### flow/run.sh
#!/bin/bash
# the make line also repeats each setting of config.mk as NAME=value (left out here)
make -C /OpenROAD-flow-scripts/flow DESIGN_CONFIG=/design/flow/config.mk WORK_HOME=/design/flow/orfs CLKGATE_MAP_FILE= finish
### flow/config.mk
export PLATFORM = sky130hd
export DESIGN_NAME = calc
export DESIGN_NICKNAME = calc
export VERILOG_FILES = /design/flow/design.v
export SDC_FILE = /design/flow/constraint.sdc
export NUM_CORES = 4
export LEC_CHECK = 0
export CAP_MARGIN = 0
export CORE_MARGIN = 2
export CORE_UTILIZATION = 72
export CTS_CLUSTER_DIAMETER = 233
export CTS_CLUSTER_SIZE = 60
export HOLD_SLACK_MARGIN = 0.07
export SETUP_SLACK_MARGIN = 4.14
export SLEW_MARGIN = 20
export TNS_END_PERCENT = 40
### flow/constraint.sdc
create_clock -name core_clock -period 47.1 [get_ports {clk}]
set_input_delay 9.4200 -clock core_clock [delete_from_list [all_inputs] [get_ports {clk}]]
set_output_delay 9.4200 -clock core_clock [all_outputs]
set_load 0.01 [all_outputs]
### flow/design.v
module half_addr(
    input a,
    input b,
    output sum,
    output carry  
);
assign sum = a ^ b;
assign carry = a & b;
endmodule
module full_addr(
    input a,
    input b,
    input cin,  
    output sum,
    output carry  
);
assign sum = a ^ b ^ cin;
assign carry = (a & b) | (cin & (a ^ b));
endmodule
module i4_addr(
    input  [3:0] a,           
    input  [3:0] b,           
    input        cin,         
    input        valid_in,    
    output [3:0] sum,         
    output       group_g,     
    output       group_p,     
    output       ready_out    
);
wire [3:0] g, p;
assign g = a & b;           
assign p = a | b;           
wire c1, c2, c3;
assign c1 = g[0] | (p[0] & cin);
assign c2 = g[1] | (p[1] & g[0]) | (p[1] & p[0] & cin);
assign c3 = g[2] | (p[2] & g[1]) | (p[2] & p[1] & g[0]) | (p[2] & p[1] & p[0] & cin);
assign group_g = g[3] | (p[3] & g[2]) | (p[3] & p[2] & g[1]) | (p[3] & p[2] & p[1] & g[0]);
assign group_p = p[3] & p[2] & p[1] & p[0];
assign sum[0] = a[0] ^ b[0] ^ cin;
assign sum[1] = a[1] ^ b[1] ^ c1;
assign sum[2] = a[2] ^ b[2] ^ c2;
assign sum[3] = a[3] ^ b[3] ^ c3;
reg ready_out_reg;
always @(*) begin
    if (valid_in) begin
        ready_out_reg = 1'b1;
    end else begin
        ready_out_reg = 1'b0;
    end
end
assign ready_out = ready_out_reg;
endmodule
module i8_addr(
    input  [7:0] a,           
    input  [7:0] b,           
    input        cin,         
    input        valid_in,    
    output [7:0] sum,         
    output       group_g,     
    output       group_p,     
    output       ready_out    
);
wire [3:0] a_low  = a[3:0];
wire [3:0] a_high = a[7:4];
wire [3:0] b_low  = b[3:0];
wire [3:0] b_high = b[7:4];
wire c4;                
wire g_low, p_low;      
wire g_high, p_high;    
wire ready_low, ready_high;
i4_addr cla_low(
    .a(a_low), .b(b_low), .cin(cin), .valid_in(valid_in),
    .sum(sum[3:0]), .group_g(g_low), .group_p(p_low), .ready_out(ready_low)
);
i4_addr cla_high(
    .a(a_high), .b(b_high), .cin(c4), .valid_in(valid_in),
    .sum(sum[7:4]), .group_g(g_high), .group_p(p_high), .ready_out(ready_high)
);
assign c4 = g_low | (p_low & cin);
assign group_g = g_high | (p_high & g_low);
assign group_p = p_high & p_low;
assign ready_out = ready_low & ready_high;
endmodule
module i16_add(
    input  [15:0] a,          
    input  [15:0] b,          
    input        valid_in,    
    output [15:0] sum,        
    output       carry_out,   
    output       ready_out    
);
wire [7:0] a_low  = a[7:0];   
wire [7:0] a_high = a[15:8];  
wire [7:0] b_low  = b[7:0];
wire [7:0] b_high = b[15:8];
wire c0, c8;                
wire g_low, p_low;          
wire g_high, p_high;        
wire ready_low, ready_high; 
assign c0 = 1'b0;           
i8_addr cla_low_8bit(
    .a(a_low), .b(b_low), .cin(c0), .valid_in(valid_in),
    .sum(sum[7:0]), .group_g(g_low), .group_p(p_low), .ready_out(ready_low)
);
i8_addr cla_high_8bit(
    .a(a_high), .b(b_high), .cin(c8), .valid_in(valid_in),
    .sum(sum[15:8]), .group_g(g_high), .group_p(p_high), .ready_out(ready_high)
);
assign c8 = g_low | (p_low & c0);                   
assign carry_out = g_high | (p_high & g_low) | (p_high & p_low & c0);  
assign ready_out = ready_low & ready_high;
endmodule
module i16_sub(
    input  [15:0] a,          
    input  [15:0] b,          
    input        valid_in,    
    output [15:0] diff,       
    output       borrow_out,  
    output       ready_out    
);
wire [15:0] b_neg = ~b;  
wire [7:0] a_low  = a[7:0];
wire [7:0] a_high = a[15:8];
wire [7:0] b_low  = b_neg[7:0];
wire [7:0] b_high = b_neg[15:8];
wire c0, c8;               
wire g_low, p_low;         
wire g_high, p_high;       
wire ready_low, ready_high;
wire carry_result;
assign c0 = 1'b1;           
i8_addr cla_low_8bit(
    .a(a_low), .b(b_low), .cin(c0), .valid_in(valid_in),
    .sum(diff[7:0]), .group_g(g_low), .group_p(p_low), .ready_out(ready_low)
);
i8_addr cla_high_8bit(
    .a(a_high), .b(b_high), .cin(c8), .valid_in(valid_in),
    .sum(diff[15:8]), .group_g(g_high), .group_p(p_high), .ready_out(ready_high)
);
assign c8 = g_low | (p_low & c0);
assign carry_result = g_high | (p_high & g_low) | (p_high & p_low & c0);
assign borrow_out = ~carry_result;
assign ready_out = ready_low & ready_high;
endmodule
module i16_mul(
    input signed [15:0] a,    
    input signed [15:0] b,    
    input        valid_in,
    output signed [15:0] prod,  
    output       ready_out
);
wire sign_a = a[15];
wire sign_b = b[15];
wire sign_res = sign_a ^ sign_b;
wire [15:0] abs_a = sign_a ? (~a + 1'b1) : a;
wire [15:0] abs_b = sign_b ? (~b + 1'b1) : b;
reg [15:0] abs_prod;
integer i;
always @(*) begin
    abs_prod = 16'd0;
    for(i = 0; i < 16; i = i + 1) begin
        if(abs_b[i]) begin
            abs_prod = abs_prod + (abs_a << i);
        end
    end
end
assign prod = sign_res ? (~abs_prod + 1'b1) : abs_prod;
assign ready_out = valid_in;
endmodule
module i16_div(
    input signed [15:0] a,    
    input signed [15:0] b,    
    input        valid_in,
    output signed [15:0] quot,  
    output       ready_out
);
wire sign_a = a[15];
wire sign_b = b[15];
wire sign_res = sign_a ^ sign_b;
wire [15:0] abs_a = sign_a ? (~a + 1'b1) : a;
wire [15:0] abs_b = sign_b ? (~b + 1'b1) : b;
reg [15:0] abs_quot;
reg [31:0] temp_r;  
integer i;
always @(*) begin
    temp_r = 32'd0;
    if (abs_b == 0) begin
        abs_quot = 16'hFFFF;  
    end else begin
        abs_quot = 16'd0;
        temp_r = 32'd0;
        for(i = 15; i >= 0; i = i - 1) begin
            temp_r = temp_r << 1;
            temp_r[0] = abs_a[i];  
            if(temp_r >= {16'd0, abs_b}) begin
                temp_r = temp_r - {16'd0, abs_b};
                abs_quot[i] = 1'b1;
            end
        end
    end
end
assign quot = sign_res ? (~abs_quot + 1'b1) : abs_quot;
assign ready_out = valid_in;
endmodule
module calc(
    input clk,  
    input rst_n,  
    input [7:0] num,
    input [2:0] op,
    input start,
    output reg [15:0] result,
    output reg [15:0] display_val,  
    output [2:0] led_op,  
    output reg stop
);
reg [15:0] local_result;
reg local_stop;
localparam ADD = 3'd6;
localparam SUB = 3'd5;
localparam MUL = 3'd4;
localparam DIV = 3'd1;
localparam ENT = 3'd2;
localparam CLR = 3'd3;
reg [15:0] a, b;
reg [2:0] local_op;
assign led_op = local_op;  
wire [15:0] res_add, res_sub, res_mul, res_div;
i16_add u_add(.a(a), .b(b), .valid_in(1'b1), .sum(res_add), .carry_out(), .ready_out());
i16_sub u_sub(.a(a), .b(b), .valid_in(1'b1), .diff(res_sub), .borrow_out(), .ready_out());
i16_mul u_mul(.a(a), .b(b), .valid_in(1'b1), .prod(res_mul), .ready_out());
i16_div u_div(.a(a), .b(b), .valid_in(1'b1), .quot(res_div), .ready_out());
localparam S_INPUT_A = 2'b00;
localparam S_INPUT_B = 2'b01;
reg [2:0] state;
always @(posedge clk) begin
	if (~rst_n) begin
    	local_stop <= 0;
        a <= 0;
        b <= 0;
        local_result <= 0;
        display_val <= 0;
        local_op <= 0;
        state <= S_INPUT_A;
    end else begin
        if (~start&local_stop) begin
        local_stop <= 0;
        end else if (start&~local_stop) begin
            case (state)
            S_INPUT_A: begin
                if (op == CLR) begin
                    a <= 0; b <= 0; display_val <= 0; local_result <= 0; local_op <= 0;
                end else if (op == ADD || op == SUB || op == MUL || op == DIV) begin
                    local_op <= op;
                    b <= 0;
                    state <= S_INPUT_B;
                end else if (op == 0) begin
                    a <= a * 16'd10 + {8'd0, num};
                    display_val <= a * 16'd10 + {8'd0, num};
                end
            end
            S_INPUT_B: begin
                if (op == CLR) begin
                    a <= 0; b <= 0; display_val <= 0; local_result <= 0; local_op <= 0;
                    state <= S_INPUT_A;
                end else if (op == ENT) begin
                    case (local_op)
                    ADD: begin local_result <= res_add; display_val <= res_add; end
                    SUB: begin local_result <= res_sub; display_val <= res_sub; end
                    DIV: begin local_result <= res_div; display_val <= res_div; end
                    MUL: begin local_result <= res_mul; display_val <= res_mul; end
                    endcase
                    a <= 0;
                    local_op <= 0;  
                    state <= S_INPUT_A;
                end else if (op == 0) begin
                    b <= b * 16'd10 + {8'd0, num};
                    display_val <= b * 16'd10 + {8'd0, num};
                end
            end
            endcase
            local_stop <= 1;
        end
    end
end
always @(posedge clk) begin
    result <= local_result;
    stop <= local_stop;
end
endmodule
==> CHANGELOG.md, run 1 <==
### Implementation results

* Seq share, synth at 0.0535
* MUX share of area at 0.0354
* Routability congestion estimate at 1.09
* Post-synth ARST share at 0
* Adder-cell share of the synthesized area at 0.209
* H-tree depth at 3
* Status: aborted with a tool error
* Post-synth EDFFs at 0
* Synth top area share at 0.186
* Synth cell count leaders: 484 x ha_1, 464 x a21oi_1, 417 x nor2_1, 360 x nand2_1, 321 x o21ai_0
* Placed insts at 5,435
* Core outline area at 44,400 um2
* Chip width at 217 um
* CTS Hold Buffers Added at 0
* Hpwl dp at 91,200 um
* Main logic family: AND-OR/OR-AND gates
* Number of cells in Yosys stat at 4,622
* Top cells by area: ha_1 19%, a21oi_1 7.1%, xnor2_1 7.0%
* GR Util All Layers at 0.857
* Count leader, synth: ha_1
* FP Util at 0.733
* Total gr overflow at 520
* Yosys stat area at 32,600 um2
* Sink Count at 87
* Distinct lib cells at 126
* Die height at 217 um
* Last stage reached: 5_1_grt
* Number of I/O port buffers at 49
* Synth Instances at 4,622
* Top Ports at 50
* Rows at 77
* Netlist Area Pre-Place at 32,600 um2
* Area after DPL at 36,200 um2
* Cell type with the largest total area: ha_1
* Clock tree buffer depth at 2
* CTS Buf Count at 9
* Xor+xnor area frac at 0.104
* Syn_nets at 5,158
* Mean Syn Cell Area at 7.04 um2
* Flops after synth at 87
* Root Driver: clkbuf_16
* Aoi share at 0.298
* Primary FF master, synth: dfxtp_1
* Halt Reason: [ERROR GRT-0232] Routing congestion too high. Check the congestion heatmap in the GUI.
* Simple-Gate Fraction of Synth Area at 0.246
* YS warnings at 4
* DIE AREA at 46,900 um2
[metal layers]
| layer | track usage | overflow |
|---|---|---|
| met5 | 0.531 | 12 |
| met2 | 0.984 | 237 |
| met3 | 0.759 | 42 |
| met1 | 0.859 | 98 |
| met4 | 0.807 | 131 |
[what timing repair did]
item,CTS
resized,111
setup endpoints to repair,32
pin swaps,116
buffers inserted,285
cloned,1
[stage by stage]
step | setup WS [ns] | utilization
2_1_floorplan | -3.37 | -
3_3_place_gp | 0.204 | 0.814
3_5_place_dp | -1.92 | 0.814
4_1_cts | 0.509 | 0.879
==> inputs of run 2 (changes only) <==
Settings changed: CAP_MARGIN 0 to 20, CORE_UTILIZATION 72 to 65, CTS_CLUSTER_DIAMETER 233 to unset, CTS_CLUSTER_SIZE 60 to unset, HOLD_SLACK_MARGIN 0.07 to unset, PLACE_DENSITY set to 0.6, SETUP_SLACK_MARGIN 4.14 to unset, TNS_END_PERCENT 40 to unset.
Clock period 47.1 ns to 37.2 ns, I/O delays scaled along.
==> CHANGELOG.md, run 2 <==
### Implementation results

* Primary FF master, synth: dfxtp_1 (unchanged)
* H-tree depth at 3 (unchanged)
* CTS Hold Buffers Added at 0 (unchanged)
* Total gr overflow at 1,022
* CTS Buf Count at 9 (unchanged)
* Synth top area share at 0.186 (unchanged)
* Number of I/O port buffers at 49 (unchanged)
* Yosys stat area at 32,600 um2 (unchanged)
* Rows at 82 (was 77)
* Core outline area at 49,800 um2 (was 44,400 um2)
* Top Ports at 50 (unchanged)
* Netlist Area Pre-Place at 32,600 um2 (unchanged)
* Sink Count at 87 (unchanged)
* Chip width at 228 um (was 217 um)
* Die height at 228 um (was 217 um)
* Seq share, synth at 0.0535 (unchanged)
* Post-synth ARST share at 0 (unchanged)
* Main logic family: AND-OR/OR-AND gates (unchanged)
* Status: aborted with a tool error (unchanged)
* Synth cell count leaders: 484 x ha_1, 464 x a21oi_1, 417 x nor2_1, 360 x nand2_1, 321 x o21ai_0 (unchanged)
* GR Util All Layers at 0.884
* Number of cells in Yosys stat at 4,622 (unchanged)
* FP Util at 0.654 (was 0.733)
* Clock tree buffer depth at 2 (unchanged)
* Aoi share at 0.298 (unchanged)
* Simple-Gate Fraction of Synth Area at 0.246 (unchanged)
* Distinct lib cells at 126 (unchanged)
* MUX share of area at 0.0354 (unchanged)
* Count leader, synth: ha_1 (unchanged)
* DIE AREA at 51,900 um2 (was 46,900 um2)
* Xor+xnor area frac at 0.104 (unchanged)
* Post-synth EDFFs at 0 (unchanged)
* Synth Instances at 4,622 (unchanged)
* Flops after synth at 87 (unchanged)
* YS warnings at 4 (unchanged)
* Adder-cell share of the synthesized area at 0.209 (unchanged)
* Routability congestion estimate at 1.03 (was 1.09)
* Top cells by area: ha_1 19%, a21oi_1 7.1%, xnor2_1 7.0% (unchanged)
* Last stage reached: 5_1_grt (unchanged)
* Mean Syn Cell Area at 7.04 um2 (unchanged)
* Hpwl dp at 111,000 um (was 91,200 um)
* Root Driver: clkbuf_16 (unchanged)
* Cell type with the largest total area: ha_1 (unchanged)
* Syn_nets at 5,158 (unchanged)
* Halt Reason: [ERROR GRT-0116] Global routing finished with congestion. Check the congestion regions in the DRC Viewer. (was [ERROR GRT-0232] Routing congestion too high. Check the congestion heatmap in the GUI.)
run 2: routing by layer:
layer  GRT usage  overflow
met1       0.861        18
met2        1.04       668
met3       0.753        32
met4       0.930       298
met5       0.425         6
run 2: what timing repair did:
action | in CTS
setup endpoints to repair | 32
setup buffers | 221
pin swaps | 158
resized | 146
run 2: stage by stage:
step	hold WS [ns]	area [um2]	std cells	worst slack (ns)
4_1_cts	0.352	47100	6858	-10.58
3_5_place_dp	0.335	44600	6621	-12.63
3_3_place_gp	0.336	44600	6621	-9.05
2_1_floorplan	0.331	33400	4622	-13.26
==> inputs of run 3 (changes only) <==
Settings changed: CORE_UTILIZATION 65 to 68, CTS_CLUSTER_SIZE set to 34, PLACE_DENSITY 0.6 to unset, SETUP_SLACK_MARGIN set to 4.94.
Clock period 37.2 ns to 21.4 ns, I/O delays scaled along.
==> CHANGELOG.md, run 3 <==
### Implementation results

* Seq share, synth at 0.0535 (unchanged)
* Cell type with the largest total area: ha_1 (unchanged)
* Post-synth ARST share at 0 (unchanged)
* YS warnings at 4 (unchanged)
* Top cells by area: ha_1 19%, a21oi_1 7.1%, xnor2_1 7.0% (unchanged)
* Status: aborted with a tool error (unchanged)
* Last stage reached: 4_1_cts (was 5_1_grt)
* Routability congestion estimate at 1.04 (was 1.03)
* Rows at 80 (was 82)
* Die height at 223 um (was 228 um)
* MUX share of area at 0.0354 (unchanged)
* Synth Instances at 4,622 (unchanged)
* Number of cells in Yosys stat at 4,622 (unchanged)
* Xor+xnor area frac at 0.104 (unchanged)
* FP Util at 0.685 (was 0.654)
* Aoi share at 0.298 (unchanged)
* Synth cell count leaders: 484 x ha_1, 464 x a21oi_1, 417 x nor2_1, 360 x nand2_1, 321 x o21ai_0 (unchanged)
* Syn_nets at 5,158 (unchanged)
* DIE AREA at 49,600 um2 (was 51,900 um2)
* Adder-cell share of the synthesized area at 0.209 (unchanged)
* Flops after synth at 87 (unchanged)
* Chip width at 223 um (was 228 um)
* Mean Syn Cell Area at 7.04 um2 (unchanged)
* Count leader, synth: ha_1 (unchanged)
* Halt Reason: [ERROR DPL-0038] Utilization greater than 100%, impossible to legalize (was [ERROR GRT-0116] Global routing finished with congestion. Check the congestion regions in the DRC Viewer.)
* Top Ports at 50 (unchanged)
* Primary FF master, synth: dfxtp_1 (unchanged)
* Area after DPL at 44,500 um2 (was 44,600 um2)
* Simple-Gate Fraction of Synth Area at 0.246 (unchanged)
* Synth top area share at 0.186 (unchanged)
* Main logic family: AND-OR/OR-AND gates (unchanged)
* Yosys stat area at 32,600 um2 (unchanged)
* Post-synth EDFFs at 0 (unchanged)
* Hpwl dp at 121,000 um (was 111,000 um)
* Number of I/O port buffers at 49 (unchanged)
* Distinct lib cells at 126 (unchanged)
* Core outline area at 47,500 um2 (was 49,800 um2)
* Placed insts at 6,560 (was 6,621)
* Netlist Area Pre-Place at 32,600 um2 (unchanged)
## run 3: metrics by stage
stage          setup TNS, ns  worst slack [ns]   util  hold WS (ns)
3_5_place_dp         -909.46            -28.89  0.935         0.338
2_1_floorplan        -913.13            -29.06      -         0.331
3_3_place_gp         -779.77            -24.76  0.935         0.336
==> inputs of run 4 (changes only) <==
Settings changed: CORE_UTILIZATION 68 to 40, CTS_CLUSTER_SIZE 34 to unset, PLACE_DENSITY set to 0.6, SETUP_SLACK_MARGIN 4.94 to unset.
Clock period 21.4 ns to 60.6 ns, I/O delays scaled along.
==> CHANGELOG.md, run 4 <==
### Physical design

* Max-slew violations at 0
* Final Hold Viols at 0
* Pre-antenna DRT Iters at 7
* Worst Path Arrival at 56.20 ns
* Latency at later pin at 0.36 ns
* FMAX at 17.9 MHz
* Xor+xnor area frac at 0.104 (unchanged)
* Vias per Instance at 5.98
* Layout Skew at 0.0125 ns
* Total gr overflow at 0
* Chip width at 289 um (was 223 um)
* CP max FO at 43
* Critical path's slowest cell: or4b_4
* Simple-Gate Fraction of Synth Area at 0.246 (unchanged)
* Count leader, synth: ha_1 (unchanged)
* Adder-cell share of the synthesized area at 0.209 (unchanged)
* Register-to-register setup slack at 4.69 ns
* Root Driver: clkbuf_16
* Critical Path RT at 60.89 ns
* Final instance area at 35,400 um2
* Layout Cells excl Fill at 5,718
* Reg2reg end: display_val[12]
* Max_cap viols at 0
* Routability congestion estimate at 0.976 (was 1.04)
* Post-synth EDFFs at 0 (unchanged)
* Primary FF master, synth: dfxtp_1 (unchanged)
* Post-synth ARST share at 0 (unchanged)
* Synth cell count leaders: 484 x ha_1, 464 x a21oi_1, 417 x nor2_1, 360 x nand2_1, 321 x o21ai_0 (unchanged)
* Cell type with the largest total area: ha_1 (unchanged)
* Sink Count at 87
* Hpwl dp at 89,700 um (was 121,000 um)
* Flops after synth at 87 (unchanged)
* Critical path's largest stage delay at 0.53 ns
* DR vias at 34.2k
* DIE AREA at 83,700 um2 (was 49,600 um2)
* Routed wire length at 111,000 um
* Worst path depth at 301
* Hold EP: result[6]
* Main logic family: AND-OR/OR-AND gates (unchanged)
* Final Critical Period at 55.91 ns
* Clk slew on worst S/H paths at 0.08 ns
* Synthesis-to-layout area growth at 8.84%
* Distinct lib cells at 126 (unchanged)
* Syn_nets at 5,158 (unchanged)
* Buf+Inv Stages, Crit Path at 18
* R2r worst-path depth at 301
* Critical Path Source: b[1]
* CP endpoint kind: flip-flop
* YS warnings at 4 (unchanged)
* Status: complete, no violations (was aborted with a tool error)
* Die height at 289 um (was 223 um)
* MUX share of area at 0.0354 (unchanged)
* Top Ports at 50 (unchanged)
* First-pass GRT wire length at 175,000 um
* Rows at 104 (was 80)
* Min-delay src: local_result[6]
* CP Capture Point: display_val[12]
* Mean Syn Cell Area at 7.04 um2 (unchanged)
* Placed insts at 5,667 (was 6,560)
* Top cells by area: ha_1 19%, a21oi_1 7.1%, xnor2_1 7.0% (unchanged)
* HP Class: flip-flop to flip-flop
* Nets at 5,189
* Most used cell, CP: o21ai_0
* GR Util All Layers at 0.257
* Seq share, synth at 0.0535 (unchanged)
* CTS tree: yes
* OpenROAD warnings at 89
* Number of cells in Yosys stat at 4,622 (unchanged)
* CP top delay family: AND-OR/OR-AND gates
* Vias in the first global route at 32.2k
* Core outline area at 80,500 um2 (was 47,500 um2)
* H-tree depth at 3
* Aoi share at 0.298 (unchanged)
* Synth Instances at 4,622 (unchanged)
* Tcrit/Tclk final at 0.923
* Iteration-0 DRC Markers at 2,694
* FP Util at 0.404 (was 0.685)
* Final setup vio count at 0
* CTS Hold Buffers Added at 0
* Hold Path Depth at 0
* Number of I/O port buffers at 49 (unchanged)
* Worst Setup Path Type: flip-flop to flip-flop
* CTS Buf Count at 9
* CP Launch Type: flip-flop
* Area after DPL at 34,500 um2 (was 44,500 um2)
* Ant. Diodes at 0
* Netlist Area Pre-Place at 32,600 um2 (unchanged)
* Clock tree buffer depth at 2
* Yosys stat area at 32,600 um2 (unchanged)
* Largest net degree at the start of global routing at 68
* DRC at 0
* Worst slew margin at 0.295
* Slew @ Worst Pin at 1.05 ns
* Synth top area share at 0.186 (unchanged)
* Initial antenna violation count at 0
* DRT antenna net count at 0
* FF-to-FF Start: b[1]
* WL per Instance at 19.5 um
-- run 4: layout make-up --
class | count | area (um2)
Clock buffer | 9 | 225
Multi-Input combinational cell | 4091 | 29500
Clock inverter | 7 | 73.8
Sequential cell | 87 | 1750
Timing Repair Buffer | 161 | 1420
Inverter | 303 | 1140
Fill cell | 8339 | 45100
Tap cell | 1060 | 1330
-- run 4: metal layers --
| layer | part of all wire | vias up | global-route usage | wire length [um] |
|---|---|---|---|---|
| li1 | - | 16940 | - | - |
| met1 | 0.44 | 16000 | 0.333 | 48900 |
| met2 | 0.48 | 1029 | 0.457 | 53300 |
| met3 | 0.047 | 201 | 0.0141 | 5290 |
| met4 | 0.035 | 0 | 0.0786 | 3950 |
| met5 | 0 | - | 0 | 0 |
-- run 4: what timing repair did --
action                                  CTS  global route
setup buffers                             0            33
endpoints found under the setup margin    4            32
cloned                                    0             2
gates resized                             2            96
pin swaps                                 0            17
-- run 4: per-stage QoR --
stage / setup TNS [ns] / hold slack, ns / setup WS (ns) / utilization
after floorplan: 0 / 0.331 / 0.278 / -
after global placement: 0 / 0.342 / 1.03 / 0.428
after detailed placement: -0.0876 / 0.339 / -0.0876 / 0.428
after CTS: 0 / 0.354 / 0.0721 / 0.432
after global routing: -0.643 / 0.358 / -0.175 / 0.440
final: 0 / 0.354 / 4.69 / 0.440
==> inputs of run 5 (changes only) <==
Settings changed: CAP_MARGIN 20 to 40, CORE_UTILIZATION 40 to 72, CTS_CLUSTER_DIAMETER set to 233, CTS_CLUSTER_SIZE set to 60, HOLD_SLACK_MARGIN set to 0.07, PLACE_DENSITY 0.6 to unset, TNS_END_PERCENT set to 40.
Clock period 60.6 ns to 47.9 ns, I/O delays scaled along.
==> CHANGELOG.md, run 5 <==
### Physical design

* Vias per Instance at 7.29 (was 5.98)
* Number of I/O port buffers at 49 (unchanged)
* Final setup vio count at 32 (was 0)
* CTS tree: yes (unchanged)
* HP Class: flip-flop to flip-flop (unchanged)
* Total gr overflow at 0 (unchanged)
* Reg2reg end: display_val[15] (was display_val[12])
* Synth Instances at 4,622 (unchanged)
* MUX share of area at 0.0354 (unchanged)
* Layout Cells excl Fill at 5,613 (was 5,718)
* Die height at 217 um (was 289 um)
* Final instance area at 39,200 um2 (was 35,400 um2)
* CP Capture Point: display_val[15] (was display_val[12])
* Hold EP: result[3] (was result[6])
* First-pass GRT wire length at 181,000 um (was 175,000 um)
* Post-synth ARST share at 0 (unchanged)
* Critical path's largest stage delay at 1.48 ns (was 0.53 ns)
* Synthesis-to-layout area growth at 20.5% (was 8.84%)
* Netlist Area Pre-Place at 32,600 um2 (unchanged)
* Final Util at 0.883 (was 0.440)
* Clock tree buffer depth at 2 (unchanged)
* DRC at 0 (unchanged)
* Final Critical Period at 50.52 ns (was 55.91 ns)
* H-tree depth at 3 (unchanged)
* Pre-antenna DRT Iters at 31 (was 7)
* Primary FF master, synth: dfxtp_1 (unchanged)
* Max_cap viols at 2 (was 0)
* YS warnings at 4 (unchanged)
* Distinct lib cells at 126 (unchanged)
* Area after DPL at 36,100 um2 (was 34,500 um2)
* Synth cell count leaders: 484 x ha_1, 464 x a21oi_1, 417 x nor2_1, 360 x nand2_1, 321 x o21ai_0 (unchanged)
* WL per Instance at 24.1 um (was 19.5 um)
* Worst Setup Path Type: flip-flop to flip-flop (unchanged)
* Slew @ Worst Pin at 1.85 ns (was 1.05 ns)
* Seq share, synth at 0.0535 (unchanged)
* Sink Count at 87 (unchanged)
* Core outline area at 44,400 um2 (was 80,500 um2)
* RSZ-0062 raised after global routing: true
* Iteration-0 DRC Markers at 7,432 (was 2,694)
* Routability congestion estimate at 1.08 (was 0.976)
* Hpwl dp at 90,300 um (was 89,700 um)
* Root Driver: clkbuf_16 (unchanged)
* Min-delay src: local_result[3] (was local_result[6])
* Tcrit/Tclk final at 1.05 (was 0.923)
* Xor+xnor area frac at 0.104 (unchanged)
* DR vias at 40.9k (was 34.2k)
* Register-to-register setup slack at -2.62 ns (was 4.69 ns)
* Critical Path RT at 48.16 ns (was 60.89 ns)
* Routed wire length at 135,000 um (was 111,000 um)
* Max-slew violations at 5 (was 0)
* CP max FO at 27 (was 43)
* CP endpoint kind: flip-flop (unchanged)
* Simple-Gate Fraction of Synth Area at 0.246 (unchanged)
* Most used cell, CP: o21ai_2 (was o21ai_0)
* Layout Skew at 0.0109 ns (was 0.0125 ns)
* Final hold slack at 0.358 ns (was 0.354 ns)
* Aoi share at 0.298 (unchanged)
* Yosys stat area at 32,600 um2 (unchanged)
* Cell type with the largest total area: ha_1 (unchanged)
* Syn_nets at 5,158 (unchanged)
* Chip width at 217 um (was 289 um)
* CTS Buf Count at 9 (unchanged)
* FP Util at 0.733 (was 0.404)
* GR Util All Layers at 0.471 (was 0.257)
* Synth top area share at 0.186 (unchanged)
* Largest net degree at the start of global routing at 68 (unchanged)
* Layout Check Fails: max-capacitance violations, max-slew violations, negative setup slack
* Post-synth EDFFs at 0 (unchanged)
* Critical Path Source: b[0] (was b[1])
* OpenROAD warnings at 93 (was 89)
* DP Worst Slack at -1.53 ns (was -0.0876 ns)
* Filler cells at 2,437 (was 8,339)
* Flops after synth at 87 (unchanged)
* Count leader, synth: ha_1 (unchanged)
* Top Ports at 50 (unchanged)
* R2r worst-path depth at 288 (was 301)
* Setup ws final at -2.62 ns (was 4.69 ns)
* CP top delay family: AND-OR/OR-AND gates (unchanged)
* Final Hold Viols at 0 (unchanged)
* Vias in the first global route at 35.6k (was 32.2k)
* DRT antenna net count at 0 (unchanged)
* Nets at 5,546 (was 5,189)
* Fin Setup TNS at -73.34 ns (was 0 ns)
* Top cells by area: ha_1 19%, a21oi_1 7.1%, xnor2_1 7.0% (unchanged)
* Latency at later pin at 0.36 ns (about the same)
* FMAX at 19.8 MHz (was 17.9 MHz)
* Mean Syn Cell Area at 7.04 um2 (unchanged)
* DIE AREA at 46,900 um2 (was 83,700 um2)
* Initial antenna violation count at 15 (was 0)
* Number of cells in Yosys stat at 4,622 (unchanged)
* FF-to-FF Start: b[0] (was b[1])
* CP Launch Type: flip-flop (unchanged)
* Worst Path Arrival at 50.78 ns (was 56.20 ns)
* Main logic family: AND-OR/OR-AND gates (unchanged)
* Status: failed layout checks (was complete, no violations)
* Worst slew margin at -0.247 (was 0.295)
* Worst path depth at 288 (was 301)
* Critical path's slowest cell: o21ai_0 (was or4b_4)
* Hold Path Depth at 0 (unchanged)
* Adder-cell share of the synthesized area at 0.209 (unchanged)
* Rows at 77 (was 104)
* Placed insts at 5,417 (was 5,667)
* Clk slew on worst S/H paths at 0.07 ns (was 0.08 ns)
* Buf+Inv Stages, Crit Path at 23 (was 18)
==> run 5: final cells by class <==
class / count / area (um2) / share of cell area
antenna: 6 / 15.0 / 0.000383
clock buffer: 10 / 239 / 0.00609
clock inverter: 6 / 50.0 / 0.00128
inverter: 303 / 1150 / 0.0294
multi-input combinational: 4090 / 31000 / 0.791
sequential: 87 / 1750 / 0.0446
tap: 592 / 741 / 0.0189
timing repair buffer: 519 / 4240 / 0.108
==> run 5: per-layer routing <==
metal | track usage | vias up | share of wire
met3 | 0.0998 | 1292 | 0.15
met1 | 0.579 | 18428 | 0.34
met4 | 0.313 | 14 | 0.097
met2 | 0.743 | 3564 | 0.41
li1 | - | 17633 | -
met5 | 0.00417 | - | 0.0023
==> run 5: what timing repair did <==
item,CTS,global route
setup buffers,40,124
setup endpoints to repair,32,32
pin swaps,27,208
hold buffers,0,0
resized,42,306
cloned,3,3
==> inputs of run 6 (changes only) <==
Settings changed: CAP_MARGIN 40 to 0, CTS_CLUSTER_DIAMETER 233 to unset, TNS_END_PERCENT 40 to unset.
Clock period 47.9 ns to 48.1 ns, I/O delays scaled along.
==> CHANGELOG.md, run 6 <==
### Physical design

* Status: failed layout checks (unchanged)
* Layout Check Fails: max-capacitance violations, max-slew violations, negative setup slack (unchanged)
* Most used cell, CP: o21ai_2 (unchanged)
* Iteration-0 DRC Markers at 5,890 (was 7,432)
* Synthesis-to-layout area growth at 18.7% (was 20.5%)
* CTS Hold Buffers Added at 0 (unchanged)
* HP Class: flip-flop to flip-flop (unchanged)
* Tcrit/Tclk final at 1.04 (was 1.05)
* Synth Instances at 4,622 (unchanged)
* DRC at 0 (unchanged)
* RSZ-0062 raised after global routing: true (unchanged)
* Critical path's slowest cell: or4_1 (was o21ai_0)
* CP Capture Point: display_val[4] (was display_val[15])
* Routability congestion estimate at 1.08 (about the same)
* H-tree depth at 3 (unchanged)
* Die height at 217 um (unchanged)
* Pre-antenna DRT Iters at 15 (was 31)
* Final Util at 0.870 (was 0.883)
* Layout Skew at 0.00839 ns (was 0.0109 ns)
* Flops after synth at 87 (unchanged)
* Setup ws final at -1.93 ns (was -2.62 ns)
* Chip width at 217 um (unchanged)
* DR vias at 39.8k (was 40.9k)
* Buf+Inv Stages, Crit Path at 19 (was 23)
* Post-synth ARST share at 0 (unchanged)
* CP endpoint kind: flip-flop (unchanged)
* Seq share, synth at 0.0535 (unchanged)
* Cell type with the largest total area: ha_1 (unchanged)
* Vias in the first global route at 34.9k (was 35.6k)
* Sink Count at 87 (unchanged)
* Xor+xnor area frac at 0.104 (unchanged)
* R2r worst-path depth at 293 (was 288)
* DP Worst Slack at -1.45 ns (was -1.53 ns)
* Number of I/O port buffers at 49 (unchanged)
* Root Driver: clkbuf_16 (unchanged)
* Hold Path Depth at 0 (unchanged)
* Count leader, synth: ha_1 (unchanged)
* Clock tree buffer depth at 2 (unchanged)
* Fin Setup TNS at -49.67 ns (was -73.34 ns)
* Worst path depth at 293 (was 288)
* WL per Instance at 23.0 um (was 24.1 um)
* Initial antenna violation count at 6 (was 15)
* CTS Buf Count at 9 (unchanged)
* Final hold slack at 0.358 ns (about the same)
* Main logic family: AND-OR/OR-AND gates (unchanged)
* Distinct lib cells at 126 (unchanged)
* Register-to-register setup slack at -1.93 ns (was -2.62 ns)
* DRT antenna net count at 0 (unchanged)
* Core outline area at 44,400 um2 (unchanged)
* GR Util All Layers at 0.457 (was 0.471)
* DIE AREA at 46,900 um2 (unchanged)
* MUX share of area at 0.0354 (unchanged)
* Final setup vio count at 32 (unchanged)
* Max-slew violations at 2 (was 5)
* Mean Syn Cell Area at 7.04 um2 (unchanged)
* Vias per Instance at 7.20 (was 7.29)
* Nets at 5,465 (was 5,546)
* Yosys stat area at 32,600 um2 (unchanged)
* CTS tree: yes (unchanged)
* Top cells by area: ha_1 19%, a21oi_1 7.1%, xnor2_1 7.0% (unchanged)
* Slew @ Worst Pin at 1.73 ns (was 1.85 ns)
* Rows at 77 (unchanged)
* Worst Setup Path Type: flip-flop to flip-flop (unchanged)
* Reg2reg end: display_val[4] (was display_val[15])
* Final Hold Viols at 0 (unchanged)
* Critical Path RT at 48.35 ns (was 48.16 ns)
* FF-to-FF Start: b[2] (was b[0])
* Worst slew margin at -0.162 (was -0.247)
* Clk slew on worst S/H paths at 0.07 ns (about the same)
* Total gr overflow at 0 (unchanged)
* Min-delay src: local_result[5] (was local_result[3])
* Synth top area share at 0.186 (unchanged)
* Top Ports at 50 (unchanged)
* FMAX at 20.0 MHz (was 19.8 MHz)
* First-pass GRT wire length at 176,000 um (was 181,000 um)
* Routed wire length at 127,000 um (was 135,000 um)
* Hold EP: result[5] (was result[3])
* Critical path's largest stage delay at 0.55 ns (was 1.48 ns)
* Critical Path Source: b[2] (was b[0])
* CP Launch Type: flip-flop (unchanged)
* Aoi share at 0.298 (unchanged)
* Adder-cell share of the synthesized area at 0.209 (unchanged)
* Largest net degree at the start of global routing at 68 (unchanged)
* Latency at later pin at 0.35 ns (was 0.36 ns)
* Layout Cells excl Fill at 5,529 (was 5,613)
* Final Critical Period at 50.03 ns (was 50.52 ns)
* Filler cells at 2,556 (was 2,437)
* OpenROAD warnings at 93 (unchanged)
* CP max FO at 13 (was 27)
* Syn_nets at 5,158 (unchanged)
* FP Util at 0.733 (unchanged)
* Synth cell count leaders: 484 x ha_1, 464 x a21oi_1, 417 x nor2_1, 360 x nand2_1, 321 x o21ai_0 (unchanged)
* Final instance area at 38,700 um2 (was 39,200 um2)
* Placed insts at 5,365 (was 5,417)
* Netlist Area Pre-Place at 32,600 um2 (unchanged)
* YS warnings at 4 (unchanged)
* Area after DPL at 35,600 um2 (was 36,100 um2)
* Hpwl dp at 87,900 um (was 90,300 um)
* Primary FF master, synth: dfxtp_1 (unchanged)
* Post-synth EDFFs at 0 (unchanged)
* Number of cells in Yosys stat at 4,622 (unchanged)
* CP top delay family: AND-OR/OR-AND gates (unchanged)
* Max_cap viols at 1 (was 2)
* Simple-Gate Fraction of Synth Area at 0.246 (unchanged)
* Worst Path Arrival at 50.28 ns (was 50.78 ns)
[run 6: layout make-up]
type | count | area (um2) | share of cell area
inverter | 303 | 1150 | 0.0297
tap | 592 | 741 | 0.0192
timing repair buffer | 437 | 3600 | 0.0932
multi-input combinational | 4091 | 31100 | 0.805
clock buffer | 9 | 225 | 0.00583
antenna | 3 | 7.51 | 0.000194
clock inverter | 7 | 72.6 | 0.00188
sequential | 87 | 1750 | 0.0453
[run 6: routing by layer]
metal	routed length, um	part of all wire	up-vias	track usage
li1	-	-	17519	-
met1	43700	0.34	17993	0.547
met4	12300	0.097	4	0.293
met5	32	0.00025	-	0
met2	54200	0.43	3115	0.739
met3	17200	0.13	1190	0.104
[run 6: timing repair]
item / in CTS / in global routing
gates cloned: 2 / 4
setup buffers: 32 / 106
endpoints found under the setup margin: 32 / 32
pin swaps: 32 / 237
resized: 56 / 291
==> inputs of run 7 (changes only) <==
Settings changed: CAP_MARGIN 0 to 20, CORE_UTILIZATION 72 to 58, CTS_CLUSTER_SIZE 60 to unset, HOLD_SLACK_MARGIN 0.07 to unset.
Clock period 48.1 ns to 29.4 ns, I/O delays scaled along.
==> CHANGELOG.md, run 7 <==
### Physical design

* DRC at 0 (unchanged)
* Synth top area share at 0.186 (unchanged)
* Distinct lib cells at 126 (unchanged)
* Pre-antenna DRT Iters at 8 (was 15)
* Worst path depth at 307 (was 293)
* Post-synth ARST share at 0 (unchanged)
* FMAX at 19.9 MHz (was 20.0 MHz)
* Worst Setup Path Type: flip-flop to flip-flop (unchanged)
* Clk slew on worst S/H paths at 0.07 ns (about the same)
* Hold EP: result[8] (was result[5])
* Iteration-0 DRC Markers at 4,824 (was 5,890)
* Layout Skew at 0.00841 ns (was 0.00839 ns)
* Synth Instances at 4,622 (unchanged)
* Status: failed layout checks (unchanged)
* Tcrit/Tclk final at 1.71 (was 1.04)
* Area after DPL at 44,800 um2 (was 35,600 um2)
* DIE AREA at 58,000 um2 (was 46,900 um2)
* CP top delay family: AND-OR/OR-AND gates (unchanged)
* Primary FF master, synth: dfxtp_1 (unchanged)
* Core outline area at 55,300 um2 (was 44,400 um2)
* CTS tree: yes (unchanged)
* Reg2reg end: display_val[4] (unchanged)
* Final Critical Period at 50.31 ns (was 50.03 ns)
* OpenROAD warnings at 94 (was 93)
* Post-synth EDFFs at 0 (unchanged)
* Total gr overflow at 0 (unchanged)
* GR Util All Layers at 0.448 (was 0.457)
* Flops after synth at 87 (unchanged)
* CP Launch Type: flip-flop (unchanged)
* Rows at 86 (was 77)
* WL per Instance at 21.0 um (was 23.0 um)
* CP endpoint kind: flip-flop (unchanged)
* FP Util at 0.589 (was 0.733)
* Final instance area at 48,100 um2 (was 38,700 um2)
* Adder-cell share of the synthesized area at 0.209 (unchanged)
* Clock tree buffer depth at 2 (unchanged)
* Simple-Gate Fraction of Synth Area at 0.246 (unchanged)
* Critical Path RT at 29.65 ns (was 48.35 ns)
* Number of cells in Yosys stat at 4,622 (unchanged)
* HP Class: flip-flop to flip-flop (unchanged)
* Seq share, synth at 0.0535 (unchanged)
* Max-slew violations at 3 (was 2)
* DRT antenna net count at 0 (unchanged)
* Critical path's largest stage delay at 0.52 ns (was 0.55 ns)
* Final hold slack at 0.356 ns (was 0.358 ns)
* Top Ports at 50 (unchanged)
* Mean Syn Cell Area at 7.04 um2 (unchanged)
* Latency at later pin at 0.36 ns (was 0.35 ns)
* Final setup vio count at 32 (unchanged)
* RSZ-0062 raised after global routing: true (unchanged)
* FF-to-FF Start: a[3] (was b[2])
* Critical Path Source: a[3] (was b[2])
* Initial antenna violation count at 3 (was 6)
* Vias in the first global route at 42.2k (was 34.9k)
* Sink Count at 87 (unchanged)
* Worst Path Arrival at 50.57 ns (was 50.28 ns)
* Syn_nets at 5,158 (unchanged)
* Hpwl dp at 103,000 um (was 87,900 um)
* Vias per Instance at 6.40 (was 7.20)
* Buf+Inv Stages, Crit Path at 33 (was 19)
* Routed wire length at 146,000 um (was 127,000 um)
* Yosys stat area at 32,600 um2 (unchanged)
* Netlist Area Pre-Place at 32,600 um2 (unchanged)
* YS warnings at 4 (unchanged)
* CTS Buf Count at 9 (unchanged)
* Cell type with the largest total area: ha_1 (unchanged)
* Synthesis-to-layout area growth at 47.7% (was 18.7%)
* Worst slew margin at -0.204 (was -0.162)
* Layout Check Fails: max-capacitance violations, max-slew violations, negative setup slack (unchanged)
* First-pass GRT wire length at 211,000 um (was 176,000 um)
* Number of I/O port buffers at 49 (unchanged)
* Synth cell count leaders: 484 x ha_1, 464 x a21oi_1, 417 x nor2_1, 360 x nand2_1, 321 x o21ai_0 (unchanged)
* Top cells by area: ha_1 19%, a21oi_1 7.1%, xnor2_1 7.0% (unchanged)
* Routability congestion estimate at 1.00 (was 1.08)
* MUX share of area at 0.0354 (unchanged)
* Nets at 6,725 (was 5,465)
* Count leader, synth: ha_1 (unchanged)
* Critical path's slowest cell: a222oi_1 (was or4_1)
* Filler cells at 3,195 (was 2,556)
* Hold Path Depth at 0 (unchanged)
* Slew @ Worst Pin at 1.79 ns (was 1.73 ns)
* Largest net degree at the start of global routing at 68 (unchanged)
* Root Driver: clkbuf_16 (unchanged)
* Die height at 241 um (was 217 um)
* Min-delay src: local_result[8] (was local_result[5])
* DR vias at 44.4k (was 39.8k)
* Main logic family: AND-OR/OR-AND gates (unchanged)
* CP Capture Point: display_val[4] (unchanged)
* Final Hold Viols at 0 (unchanged)
* Xor+xnor area frac at 0.104 (unchanged)
* Most used cell, CP: o21ai_2 (unchanged)
* H-tree depth at 3 (unchanged)
* R2r worst-path depth at 307 (was 293)
* Chip width at 241 um (was 217 um)
* Max_cap viols at 1 (unchanged)
* CP max FO at 8 (was 13)
* Aoi share at 0.298 (unchanged)
* Register-to-register setup slack at -20.91 ns (was -1.93 ns)
* Setup ws final at -20.91 ns (was -1.93 ns)
-- run 7: what timing repair did --
action / 4_1_cts / 5_1_grt
pin swaps: 116 / 219
endpoints found under the setup margin: 32 / 32
resized: 117 / 210
buffers inserted: 139 / 82
hold buffers: 0 / 0
-- run 7: final cells by class --
| class | instances | area [um2] | share of cell area |
|---|---|---|---|
| Antenna cell | 1 | 2.50 | 0.0000521 |
| Clock buffer | 10 | 239 | 0.00497 |
| Clock inverter | 6 | 76.3 | 0.00159 |
| Inverter | 303 | 1150 | 0.0239 |
| Multi-Input combinational cell | 4089 | 30900 | 0.643 |
| Sequential cell | 87 | 1750 | 0.0365 |
| Tap cell | 748 | 936 | 0.0195 |
| Timing Repair Buffer | 1699 | 13000 | 0.270 |
-- run 7: metrics by stage --
step	setup TNS, ns	setup WS [ns]	utilization	std cells
6_report	-651.20	-20.91	0.869	6943
5_1_grt	-727.47	-23.29	0.869	6942
4_1_cts	-551.02	-17.81	0.842	6860
3_5_place_dp	-607.31	-19.54	0.809	6708
3_3_place_gp	-537.48	-17.32	0.809	6708
2_1_floorplan	-657.13	-21.06	-	4622
-- run 7: metal layers --
layer  vias to the layer above  routed length, um  global-route usage
met2                      2859              63900               0.742
met5                         -                 27                   0
met1                     20471              53000               0.525
met4                         4              13500               0.304
li1                      19989                  -                   -
met3                      1126              15200              0.0864
==> inputs of run 8 (changes only) <==
Settings changed: ABC_AREA set to 1, CORE_UTILIZATION 58 to 72, CTS_CLUSTER_DIAMETER set to 392, CTS_CLUSTER_SIZE set to 95, PLACE_DENSITY set to 0.6, SETUP_SLACK_MARGIN set to 2.08, TNS_END_PERCENT set to 5.
Clock period 29.4 ns to 16.7 ns, I/O delays scaled along.
==> CHANGELOG.md, run 8 <==
### Implementation results

* Number of I/O port buffers at 49 (unchanged)
* Routability congestion estimate at 1.10 (was 1.00)
* Core outline area at 46,400 um2 (was 55,300 um2)
* Halt Reason: [ERROR DPL-0033] detailed placement checks failed during check placement.
* Die height at 220 um (was 241 um)
* Netlist Area Pre-Place at 33,700 um2 (was 32,600 um2)
* Number of cells in Yosys stat at 5,539 (was 4,622)
* Top cells by area: ha_1 18%, nand2_1 14%, inv_1 8.0% (was ha_1 19%, a21oi_1 7.1%, xnor2_1 7.0%)
* Synth Instances at 5,539 (was 4,622)
* Flops after synth at 87 (unchanged)
* Post-synth EDFFs at 0 (unchanged)
* FP Util at 0.727 (was 0.589)
* Chip width at 220 um (was 241 um)
* Primary FF master, synth: dfxtp_1 (unchanged)
* Rows at 79 (was 86)
* Mean Syn Cell Area at 6.08 um2 (was 7.04 um2)
* MUX share of area at 0 (was 0.0354)
* Xor+xnor area frac at 0.0967 (was 0.104)
* Status: aborted with a tool error (was failed layout checks)
* Seq share, synth at 0.0517 (was 0.0535)
* Post-synth ARST share at 0 (unchanged)
* Distinct lib cells at 73 (was 126)
* YS warnings at 4 (unchanged)
* Count leader, synth: nand2_1 (was ha_1)
* Simple-Gate Fraction of Synth Area at 0.356 (was 0.246)
* Synth cell count leaders: 1,258 x nand2_1, 717 x inv_1, 484 x ha_1, 446 x o21ai_0, 443 x nor2_1 (was 484 x ha_1, 464 x a21oi_1, 417 x nor2_1, 360 x nand2_1, 321 x o21ai_0)
* Syn_nets at 6,075 (was 5,158)
* Cell type with the largest total area: ha_1 (unchanged)
* Synth top area share at 0.180 (was 0.186)
* Adder-cell share of the synthesized area at 0.202 (was 0.209)
* Yosys stat area at 33,700 um2 (was 32,600 um2)
* Aoi share at 0.181 (was 0.298)
* Last stage reached: 3_5_place_dp
* Main logic family: simple AND/OR/NAND/NOR gates (was AND-OR/OR-AND gates)
* Top Ports at 50 (unchanged)
* DIE AREA at 48,500 um2 (was 58,000 um2)
run 8: through the flow:
| step | TNS (ns) | setup slack, ns |
|---|---|---|
| floorplan | -771.51 | -24.82 |
| global placement | -611.29 | -19.63 |
==> inputs of run 9 (changes only) <==
Settings changed: CORE_UTILIZATION 72 to 64, CTS_CLUSTER_DIAMETER 392 to unset, CTS_CLUSTER_SIZE 95 to unset, PLACE_DENSITY 0.6 to unset, PLACE_DENSITY_LB_ADDON set to 0.08, SETUP_SLACK_MARGIN 2.08 to unset, TNS_END_PERCENT 5 to 15.
Clock period 16.7 ns to 29.6 ns, I/O delays scaled along.
==> CHANGELOG.md, run 9 <==
### Implementation results

* Seq share, synth at 0.0517 (unchanged)
* Xor+xnor area frac at 0.0967 (unchanged)
* CTS Buf Count at 9
* Aoi share at 0.181 (unchanged)
* Core outline area at 52,300 um2 (was 46,400 um2)
* Flops after synth at 87 (unchanged)
* Placed insts at 7,577
* Chip width at 233 um (was 220 um)
* Mean Syn Cell Area at 6.08 um2 (unchanged)
* Simple-Gate Fraction of Synth Area at 0.356 (unchanged)
* Main logic family: simple AND/OR/NAND/NOR gates (unchanged)
* Distinct lib cells at 73 (unchanged)
* Cell type with the largest total area: ha_1 (unchanged)
* H-tree depth at 3
* Netlist Area Pre-Place at 33,700 um2 (unchanged)
* GR Util All Layers at 0.911
* Synth top area share at 0.180 (unchanged)
* Primary FF master, synth: dfxtp_1 (unchanged)
* Number of cells in Yosys stat at 5,539 (unchanged)
* Root Driver: clkbuf_16
* YS warnings at 4 (unchanged)
* Adder-cell share of the synthesized area at 0.202 (unchanged)
* Post-synth ARST share at 0 (unchanged)
* Halt Reason: [ERROR GRT-0232] Routing congestion too high. Check the congestion heatmap in the GUI. (was [ERROR DPL-0033] detailed placement checks failed during check placement.)
* Total gr overflow at 1,238
* Synth Instances at 5,539 (unchanged)
* Die height at 233 um (was 220 um)
* Top cells by area: ha_1 18%, nand2_1 14%, inv_1 8.0% (unchanged)
* Status: aborted with a tool error (unchanged)
* Hpwl dp at 105,000 um
* Post-synth EDFFs at 0 (unchanged)
* DIE AREA at 54,500 um2 (was 48,500 um2)
* Last stage reached: 5_1_grt (was 3_5_place_dp)
* Synth cell count leaders: 1,258 x nand2_1, 717 x inv_1, 484 x ha_1, 446 x o21ai_0, 443 x nor2_1 (unchanged)
* Routability congestion estimate at 1.05 (was 1.10)
* Clock tree buffer depth at 2
* Number of I/O port buffers at 49 (unchanged)
* Sink Count at 87
* Syn_nets at 6,075 (unchanged)
* Top Ports at 50 (unchanged)
* DP Worst Slack at -9.32 ns
* Rows at 84 (was 79)
* FP Util at 0.644 (was 0.727)
* Area after DPL at 45,400 um2
* MUX share of area at 0 (unchanged)
* Yosys stat area at 33,700 um2 (unchanged)
* Count leader, synth: nand2_1 (unchanged)
[run 9: what timing repair did]
item	4_1_cts
hold endpoints to repair	0
gates cloned	3
gates resized	173
setup buffers	104
hold buffers	0
pin swaps	123
setup endpoints to repair	32
[run 9: layer usage]
| metal | GRT usage | GRT overflow |
|---|---|---|
| met5 | 0.593 | 6 |
| met4 | 0.968 | 327 |
| met3 | 0.790 | 37 |
| met2 | 1.05 | 822 |
| met1 | 0.876 | 46 |
==> inputs of run 10 (changes only) <==
Settings changed: CORE_UTILIZATION 64 to 72, PLACE_DENSITY set to 0.6, PLACE_DENSITY_LB_ADDON 0.08 to unset.
Clock period 29.6 ns to 56.7 ns, I/O delays scaled along.
==> CHANGELOG.md, run 10 <==
### Physical design

* Status: complete, no violations (was aborted with a tool error)
* Register-to-register setup slack at 5.94 ns
* Routed wire length at 104,000 um
* Final Critical Period at 50.76 ns
* Worst path depth at 291
* Worst Setup Path Type: flip-flop to flip-flop
* R2r worst-path depth at 291
* Rows at 79 (was 84)
* Routability congestion estimate at 1.03 (was 1.05)
* Primary FF master, synth: dfxtp_1 (unchanged)
* Pre-antenna DRT Iters at 7
* Final Util at 0.751
* HP Class: flip-flop to flip-flop
* Clk slew on worst S/H paths at 0.07 ns
* OpenROAD warnings at 91
* CTS tree: yes
* FF-to-FF Start: a[1]
* Main logic family: simple AND/OR/NAND/NOR gates (unchanged)
* Synth top area share at 0.180 (unchanged)
* Vias in the first global route at 33.4k
* FP Util at 0.727 (was 0.644)
* Sink Count at 87 (unchanged)
* DRT antenna net count at 0
* WL per Instance at 17.0 um
* Max-slew violations at 0
* Adder-cell share of the synthesized area at 0.202 (unchanged)
* DRC at 0
* WL met3 at 10,300 um
* Root Driver: clkbuf_16 (unchanged)
* GR Util All Layers at 0.414
* Flops after synth at 87 (unchanged)
* Initial antenna violation count at 0
* DIE AREA at 48,500 um2 (was 54,500 um2)
* Number of cells in Yosys stat at 5,539 (unchanged)
* CTS Buf Count at 9 (unchanged)
* Post-synth ARST share at 0 (unchanged)
* Wire length on met2 at 45,500 um
* Vias per Instance at 6.07
* Clock tree buffer depth at 2 (unchanged)
* Most used cell, CP: nand2_1
* Netlist Area Pre-Place at 33,700 um2 (unchanged)
* Post-synth EDFFs at 0 (unchanged)
* Simple-Gate Fraction of Synth Area at 0.356 (unchanged)
* YS warnings at 4 (unchanged)
* DR vias at 37.3k
* Max Used Layer: met4
* Largest net degree at the start of global routing at 46
* Nets at 6,068
* Seq share, synth at 0.0517 (unchanged)
* M1 WL at 43,400 um
* Slew @ Worst Pin at 0.990 ns
* Synth Instances at 5,539 (unchanged)
* Core outline area at 46,400 um2 (was 52,300 um2)
* Layout Skew at 0.00883 ns
* Reg2reg end: display_val[14]
* CP top delay family: AND-OR/OR-AND gates
* Ant. Diodes at 0
* Syn_nets at 6,075 (unchanged)
* First-pass GRT wire length at 164,000 um
* Area after DPL at 34,400 um2 (was 45,400 um2)
* Final instance area at 34,800 um2
* Max_cap viols at 0
* Final Hold Viols at 0
* Final setup vio count at 0
* Count leader, synth: nand2_1 (unchanged)
* Buf+Inv Stages, Crit Path at 31
* CP endpoint kind: flip-flop
* Critical Path Source: a[1]
* Synth cell count leaders: 1,258 x nand2_1, 717 x inv_1, 484 x ha_1, 446 x o21ai_0, 443 x nor2_1 (unchanged)
* Critical path's slowest cell: dfxtp_1
* Critical Path RT at 56.97 ns
* Cell type with the largest total area: ha_1 (unchanged)
* Distinct lib cells at 73 (unchanged)
* Die height at 220 um (was 233 um)
* Synthesis-to-layout area growth at 3.26%
* CP Launch Type: flip-flop
* H-tree depth at 3 (unchanged)
* Fin Setup TNS at 0 ns
* FMAX at 19.7 MHz
* MUX share of area at 0 (unchanged)
* Chip width at 220 um (was 233 um)
* Min-delay src: local_result[7]
* Hold Path Depth at 0
* CP Capture Point: display_val[14]
* Latency at later pin at 0.35 ns
* Top cells by area: ha_1 18%, nand2_1 14%, inv_1 8.0% (unchanged)
* Logic area at 28,300 um2
* Register area at 1740 um2
* Xor+xnor area frac at 0.0967 (unchanged)
* RSZ-0062 raised after global routing: false
* Worst Path Arrival at 51.03 ns
* Aoi share at 0.181 (unchanged)
* CP max FO at 35
* CTS Hold Buffers Added at 0 (unchanged)
* Total gr overflow at 0
* Worst slew margin at 0.333
* Mean Syn Cell Area at 6.08 um2 (unchanged)
* Top Ports at 50 (unchanged)
* Critical path's largest stage delay at 0.44 ns
* Hpwl dp at 83,600 um (was 105,000 um)
* Number of I/O port buffers at 49 (unchanged)
* Filler cells at 4,146
* Hold EP: result[7]
* Tcrit/Tclk final at 0.895
* Iteration-0 DRC Markers at 3,644
* Yosys stat area at 33,700 um2 (unchanged)
==> run 10: metal layers <==
metal / track usage / vias up
met5: 0 / -
met4: 0.183 / 0
met3: 0.0635 / 364
met2: 0.674 / 1794
met1: 0.539 / 16770
li1: - / 18351
==> run 10: cell type report <==
cell class                 instances  area share
sequential                        87      0.0501
inverter                         771      0.0844
multi-input combinational       4570       0.812
clock buffer                       9     0.00647
clock inverter                     7     0.00183
tap                              607      0.0218
timing repair buffer              87      0.0223
timing repair inverter             6    0.000863
==> run 10: metrics by stage <==
stage	setup slack, ns	hold WS, ns	instances
after floorplan	9.86	0.331	5539
after global placement	6.13	0.334	6118
after detailed placement	4.05	0.336	6118
after CTS	3.89	0.350	6134
after global routing	0.0858	0.355	6144
final	5.94	0.349	6144
==> run 10: repair_timing <==
| action | in CTS | in global routing |
|---|---|---|
| setup buffers | 0 | 0 |
| endpoints found under the setup margin | 0 | 32 |
| gates resized | 0 | 21 |
==> inputs of run 11 (changes only) <==
Settings changed: ABC_AREA 1 to unset, CORE_UTILIZATION 72 to 61, MAX_ROUTING_LAYER set to met4, TNS_END_PERCENT 15 to unset.
Clock period 56.7 ns to 48.3 ns, I/O delays scaled along.
==> CHANGELOG.md, run 11 <==
### Physical design

* Final Util at 0.728 (was 0.751)
* FF-to-FF Start: b[1] (was a[1])
* Worst Path Arrival at 48.62 ns (was 51.03 ns)
* Xor+xnor area frac at 0.104 (was 0.0967)
* Number of cells in Yosys stat at 4,622 (was 5,539)
* Simple-Gate Fraction of Synth Area at 0.246 (was 0.356)
* Synth Instances at 4,622 (was 5,539)
* Reg2reg end: display_val[8] (was display_val[14])
* Logic area at 31,100 um2 (was 28,300 um2)
* Clk slew on worst S/H paths at 0.07 ns (about the same)
* CTS tree: yes (unchanged)
* Rows at 84 (was 79)
* Die height at 235 um (was 220 um)
* Hpwl dp at 90,600 um (was 83,600 um)
* Total gr overflow at 0 (unchanged)
* Tcrit/Tclk final at 1.00 (was 0.895)
* R2r worst-path depth at 296 (was 291)
* Status: failed layout checks (was complete, no violations)
* Latency at later pin at 0.35 ns (about the same)
* Chip width at 235 um (was 220 um)
* M2 GR Usage at 0.651 (was 0.674)
* Most used routing layer: met2 (unchanged)
* Fin Setup TNS at -0.0211 ns (was 0 ns)
* YS warnings at 4 (unchanged)
* CP top delay family: AND-OR/OR-AND gates (unchanged)
* Routability congestion estimate at 1.02 (was 1.03)
* WL per Instance at 21.0 um (was 17.0 um)
* Root Driver: clkbuf_16 (unchanged)
* Top Ports at 50 (unchanged)
* Worst Setup Path Type: flip-flop to flip-flop (unchanged)
* Setup ws final at -0.0195 ns (was 5.94 ns)
* Vias in the first global route at 33.6k (was 33.4k)
* Register-to-register setup slack at -0.02 ns (was 5.94 ns)
* Aoi share at 0.298 (was 0.181)
* Filler cells at 4,407 (was 4,146)
* CTS Buf Count at 9 (unchanged)
* GR Util All Layers at 0.397 (was 0.414)
* Core outline area at 52,700 um2 (was 46,400 um2)
* Worst path depth at 296 (was 291)
* Placed insts at 5,441 (was 6,118)
* MUX share of area at 0.0354 (was 0)
* Distinct lib cells at 126 (was 73)
* Final Critical Period at 48.32 ns (was 50.76 ns)
* CP Capture Point: display_val[8] (was display_val[14])
* Hold EP: result[15] (was result[7])
* Number of I/O port buffers at 49 (unchanged)
* Mean Syn Cell Area at 7.04 um2 (was 6.08 um2)
* Largest net degree at the start of global routing at 68 (was 46)
* First-pass GRT wire length at 176,000 um (was 164,000 um)
* FMAX at 20.7 MHz (was 19.7 MHz)
* Clock tree buffer depth at 2 (unchanged)
* DR vias at 36.8k (was 37.3k)
* Critical Path Source: b[1] (was a[1])
* Layout Cells excl Fill at 5,578 (was 6,144)
* Post-synth EDFFs at 0 (unchanged)
* Max-slew violations at 0 (unchanged)
* Hold Path Depth at 0 (unchanged)
* Cell type with the largest total area: ha_1 (unchanged)
* Synth top area share at 0.186 (was 0.180)
* Sink Count at 87 (unchanged)
* Adder-cell share of the synthesized area at 0.209 (was 0.202)
* Primary FF master, synth: dfxtp_1 (unchanged)
* GR Layer Usage met1 at 0.490 (was 0.539)
* Final instance area at 38,300 um2 (was 34,800 um2)
* Register area at 1750 um2 (was 1740 um2)
* Final Hold Viols at 0 (unchanged)
* Critical Path RT at 48.60 ns (was 56.97 ns)
* Layout Check Fails: negative setup slack
* Netlist Area Pre-Place at 32,600 um2 (was 33,700 um2)
* Routed wire length at 117,000 um (was 104,000 um)
* OpenROAD warnings at 93 (was 91)
* Seq share, synth at 0.0535 (was 0.0517)
* Max_cap viols at 0 (unchanged)
* Met3 Use GR at 0.0518 (was 0.0635)
* Layout Skew at 0.00939 ns (was 0.00883 ns)
* Synthesis-to-layout area growth at 17.8% (was 3.26%)
* Pre-antenna DRT Iters at 8 (was 7)
* Flops after synth at 87 (unchanged)
* Area after DPL at 35,600 um2 (was 34,400 um2)
* Final setup vio count at 2 (was 0)
* Buf+Inv Stages, Crit Path at 10 (was 31)
* Critical path's slowest cell: a2111oi_0 (was dfxtp_1)
* Count leader, synth: ha_1 (was nand2_1)
* Iteration-0 DRC Markers at 3,373 (was 3,644)
* Initial antenna violation count at 1 (was 0)
* Min-delay src: local_result[15] (was local_result[7])
* Yosys stat area at 32,600 um2 (was 33,700 um2)
* HP Class: flip-flop to flip-flop (unchanged)
* DRC at 0 (unchanged)
* Worst slew margin at 0.242 (was 0.333)
* CP endpoint kind: flip-flop (unchanged)
* Slew @ Worst Pin at 1.13 ns (was 0.990 ns)
* RSZ-0062 raised after global routing: true (was false)
* Main logic family: AND-OR/OR-AND gates (was simple AND/OR/NAND/NOR gates)
* DRT antenna net count at 0 (unchanged)
* CP Launch Type: flip-flop (unchanged)
* CP max FO at 13 (was 35)
* Nets at 5,420 (was 6,068)
* FP Util at 0.618 (was 0.727)
* Syn_nets at 5,158 (was 6,075)
* H-tree depth at 3 (unchanged)
* Critical path's largest stage delay at 0.50 ns (was 0.44 ns)
* Post-synth ARST share at 0 (unchanged)
* Vias per Instance at 6.59 (was 6.07)
* Top cells by area: ha_1 19%, a21oi_1 7.1%, xnor2_1 7.0% (was ha_1 18%, nand2_1 14%, inv_1 8.0%)
* Most used cell, CP: o21ai_2 (was nand2_1)
* CTS Hold Buffers Added at 0 (unchanged)
* DIE AREA at 55,200 um2 (was 48,500 um2)
* Synth cell count leaders: 484 x ha_1, 464 x a21oi_1, 417 x nor2_1, 360 x nand2_1, 321 x o21ai_0 (was 1,258 x nand2_1, 717 x inv_1, 484 x ha_1, 446 x o21ai_0, 443 x nor2_1)
run 11: final cells by class:
class | instances | share of cell area
Antenna cell | 1 | 0.0000653
Timing Repair Buffer | 393 | 0.0837
Sequential cell | 87 | 0.0457
Multi-Input combinational cell | 4090 | 0.811
Tap cell | 688 | 0.0224
Clock inverter | 6 | 0.00134
Clock buffer | 10 | 0.00623
Inverter | 303 | 0.0300
run 11: what timing repair did:
item / 4_1_cts / 5_1_grt
setup endpoints to repair: 32 / 32
pin swaps: 13 / 226
buffers inserted: 17 / 98
gates cloned: 2 / 3
gates resized: 30 / 307
run 11: per-layer routing:
metal / routed length, um / share of wire
met5: 0 / 0
met4: 6390 / 0.055
met3: 9690 / 0.083
met2: 53600 / 0.46
met1: 47300 / 0.40
run 11: metrics by stage:
stage                     setup slack, ns  hold WS, ns
final                             -0.0195        0.353
after global routing                -2.74        0.358
after CTS                         0.00633        0.350
after detailed placement           -0.872        0.340
after global placement              0.570        0.338
after floorplan                     -2.16        0.331
